// ResonantLowPassFilter
module ResonantLowPassFilter(
    input clk,
    input signed [15:0] audio_in,
    input signed [15:0] cutoff,
    input signed [15:0] resonance,
    input signed [15:0] gain,
    input reset_n,
    output reg signed [15:0] filtered_audio
);
    parameter [15:0] MAX_POS_VALUE = 16'h7FFF;
    parameter [15:0] MIN_NEG_VALUE = -16'h8000;
    reg signed [15:0] state;
    reg signed [15:0] feedback;
    reg signed [15:0] output_reg;
    reg signed [15:0] alpha;
    reg signed [15:0] beta;
    reg signed [15:0] gamma;
    wire signed [31:0] fb_prod  = $signed(state) * $signed(beta);
    wire signed [31:0] out_prod = $signed(state) * $signed(alpha);
    wire signed [16:0] fb_full  = fb_prod >>> 15;
    wire signed [16:0] out_full = out_prod >>> 15;
    wire signed [16:0] st_full  = $signed(audio_in) - $signed(feedback);
    wire signed [16:0] fa_full  = $signed(output_reg) + ($signed(gamma) >>> 1);
    function signed [15:0] sat17;
        input signed [16:0] v;
        begin
            if (v > $signed({MAX_POS_VALUE[15], MAX_POS_VALUE}))
                sat17 = $signed(MAX_POS_VALUE);
            else if (v < $signed({MIN_NEG_VALUE[15], MIN_NEG_VALUE}))
                sat17 = $signed(MIN_NEG_VALUE);
            else
                sat17 = v[15:0];
        end
    endfunction
    always @(posedge clk or negedge reset_n) begin
        if (!reset_n) begin
            state <= $signed(16'h0000);
            feedback <= $signed(16'h0000);
            output_reg <= $signed(16'h0000);
            alpha <= $signed(16'h0000);
            beta <= $signed(16'h0000);
            gamma <= $signed(16'h0000);
            filtered_audio <= $signed(16'h0000);
  ...
For scale: ~2,400 cells after synthesis, about 110 flip-flops, about 82 I/O pins, about 0.024 mm^2 of cells after synthesis.
==> flow/config.mk <==
export PLATFORM = sky130hd
export DESIGN_NAME = ResonantLowPassFilter
export DESIGN_NICKNAME = ResonantLowPassFilter
export VERILOG_FILES = /design/flow/design.v
export SDC_FILE = /design/flow/constraint.sdc
export NUM_CORES = 4
export LEC_CHECK = 0
export CAP_MARGIN = 0
export CELL_PAD_IN_SITES_DETAIL_PLACEMENT = 0
export CELL_PAD_IN_SITES_GLOBAL_PLACEMENT = 0
export CORE_ASPECT_RATIO = 0.88
export CORE_MARGIN = 2
export CORE_UTILIZATION = 72
export CTS_CLUSTER_DIAMETER = 206
export CTS_CLUSTER_SIZE = 62
export GPL_ROUTABILITY_DRIVEN = 1
export GPL_TIMING_DRIVEN = 1
export HOLD_SLACK_MARGIN = -0.05
export MAX_ROUTING_LAYER = met4
export MIN_ROUTING_LAYER = met1
export PLACE_DENSITY_LB_ADDON = 0.03
export SETUP_SLACK_MARGIN = 0.81
export SLEW_MARGIN = 20
==> flow/constraint.sdc <==
create_clock -name core_clock -period 6.58 [get_ports {clk}]
set_input_delay 1.3160 -clock core_clock [delete_from_list [all_inputs] [get_ports {clk}]]
set_output_delay 1.3160 -clock core_clock [all_outputs]
set_load 0.01 [all_outputs]
run.sh (not shown) runs the stock make flow with config.mk's settings and CLKGATE_MAP_FILE=.
The starting point completed without violations.
==> next run, changes <==
Settings changed: CAP_MARGIN 0 to 20, CELL_PAD_IN_SITES_DETAIL_PLACEMENT 0 to unset, CELL_PAD_IN_SITES_GLOBAL_PLACEMENT 0 to unset, CORE_ASPECT_RATIO 0.88 to unset, CORE_UTILIZATION 72 to 66, CTS_CLUSTER_DIAMETER 206 to unset, CTS_CLUSTER_SIZE 62 to unset, GPL_ROUTABILITY_DRIVEN 1 to unset, GPL_TIMING_DRIVEN 1 to unset, HOLD_SLACK_MARGIN -0.05 to unset, MAX_ROUTING_LAYER met4 to unset, MIN_ROUTING_LAYER met1 to unset, PLACE_DENSITY_LB_ADDON 0.03 to unset, SETUP_SLACK_MARGIN 0.81 to unset.
Clock period 6.58 ns to 5.72 ns, I/O delays scaled along.
=> The new run finished but fails on negative setup slack. Cell area goes up by 3.4%. Routed wire length came out lower by 1.7%. Global-route usage went down by 3.8 points. Synthesized cell count stays the same. Worst hold slack loses 0.089 ns. Sequential cell count does not change.
==> next run, changes <==
Settings changed: CORE_UTILIZATION 66 to 39.
Clock period 5.72 ns to 11.0 ns, I/O delays scaled along.
This time the run finished clean.
Worst hold slack got worse by 0.027 ns.
Critical path depth drops by 1.
Sequential cell count is unchanged.
Global-route usage fell by 14 points.
First-iteration DRC count hardly moves.
Non-clock buffer count shrinks by 255.
Worst setup slack is better by 3.9 ns.
==> next run, changes <==
Settings changed: CORE_UTILIZATION 39 to 72, CTS_CLUSTER_SIZE set to 35.
Clock period 11.0 ns to 4.95 ns, I/O delays scaled along.
- Now the flow finished with negative setup slack left
- final cell count falls by 1.8%
- area after synthesis does not change
==> next run, changes <==
Settings changed: ABC_AREA set to 1, CORE_ASPECT_RATIO set to 0.71, CTS_CLUSTER_SIZE 35 to unset, PLACE_DENSITY_LB_ADDON set to 0.08.
Clock period 4.95 ns to 5.68 ns, I/O delays scaled along.
What happened: The changed run ran to the end with violations: negative setup slack. Design area goes up by a little under a tenth. Global-route usage goes up by 5.1 points. Via count goes up by a quarter to a third.

ResonantLowPassFilter again, from the RTL that the note above started with.
Design ResonantLowPassFilter, start of the top module:
module ResonantLowPassFilter(
    input clk,
    input signed [15:0] audio_in,
    input signed [15:0] cutoff,
    input signed [15:0] resonance,
    input signed [15:0] gain,
    input reset_n,
    output reg signed [15:0] filtered_audio
);
Settings: LEC_CHECK=0, CAP_MARGIN=30, CELL_PAD_IN_SITES_DETAIL_PLACEMENT=1, CELL_PAD_IN_SITES_GLOBAL_PLACEMENT=2, CORE_ASPECT_RATIO=0.63, CORE_MARGIN=10, CORE_UTILIZATION=18, CTS_CLUSTER_DIAMETER=93, CTS_CLUSTER_SIZE=78, GPL_ROUTABILITY_DRIVEN=1, GPL_TIMING_DRIVEN=1, HOLD_SLACK_MARGIN=0.26, MAX_ROUTING_LAYER=met4, MIN_ROUTING_LAYER=met1, PLACE_DENSITY_LB_ADDON=0.1, SETUP_SLACK_MARGIN=1.22, SLEW_MARGIN=20, TNS_END_PERCENT=35; clock period 9.33 ns.
The starting point finished clean.
Edit:
- CAP_MARGIN: 30 -> 20
- CELL_PAD_IN_SITES_DETAIL_PLACEMENT: 1 -> unset
- CELL_PAD_IN_SITES_GLOBAL_PLACEMENT: 2 -> unset
- CORE_ASPECT_RATIO: 0.63 -> unset
- CORE_MARGIN: 10 -> 2
- CORE_UTILIZATION: 18 -> 66
- CTS_CLUSTER_DIAMETER: 93 -> unset
- CTS_CLUSTER_SIZE: 78 -> unset
- GPL_ROUTABILITY_DRIVEN: 1 -> unset
- GPL_TIMING_DRIVEN: 1 -> unset
- HOLD_SLACK_MARGIN: 0.26 -> unset
- MIN_ROUTING_LAYER: met1 -> unset
- PLACE_DENSITY_LB_ADDON: 0.1 -> unset
- SETUP_SLACK_MARGIN: 1.22 -> -0.29
- TNS_END_PERCENT: 35 -> unset
- clock period: 9.33 -> 3.81 ns (I/O delays scaled with it)
After rerunning: The changed run finished but failed the layout checks on setup timing; worst setup slack degrades by 4.1 ns; hold slack gets worse by 0.28 ns.
Edit:
- CORE_UTILIZATION: 66 -> 58
- MAX_ROUTING_LAYER: met4 -> unset
- SETUP_SLACK_MARGIN: -0.29 -> 0.88
Effect: The changed run finished with setup timing left. Final cell count goes up by 2.8%. Design area goes up by 3.1%. Core utilization goes down by 6.7 points. Clock-buffer cell count goes down by 1.
Edit:
- CORE_UTILIZATION: 58 -> 68
- CTS_CLUSTER_SIZE: unset -> 61
- HOLD_SLACK_MARGIN: unset -> 0.3
- MAX_ROUTING_LAYER: unset -> met4
- clock period: 3.81 -> 4.91 ns (I/O delays scaled with it)
Outcome: The new run produced a layout that fails on setup timing; non-clock buffer count came out higher by 11; worst hold slack gains 0.16 ns; clock skew goes up by 0.0060 ns; global-route usage rises by 6.3 points; via count rose by a few percent.
Edit:
- CORE_UTILIZATION: 68 -> 72
- CTS_CLUSTER_SIZE: 61 -> unset
- HOLD_SLACK_MARGIN: 0.3 -> unset
- PLACE_DENSITY_LB_ADDON: unset -> 0.07
- SETUP_SLACK_MARGIN: 0.88 -> unset
- clock period: 4.91 -> 6.47 ns (I/O delays scaled with it)
Now the flow produced a clean layout.
Final cell count drops by a little under a tenth.
Non-clock buffer count drops by 221.
Routed wire length drops by a little under a tenth.
Worst setup slack improved by 1.6 ns.
Synthesized cell count stays the same.
Global-route usage drops by 0.60 points.
Clock-buffer cell count is unchanged.
Worst hold slack improved by 0.13 ns.
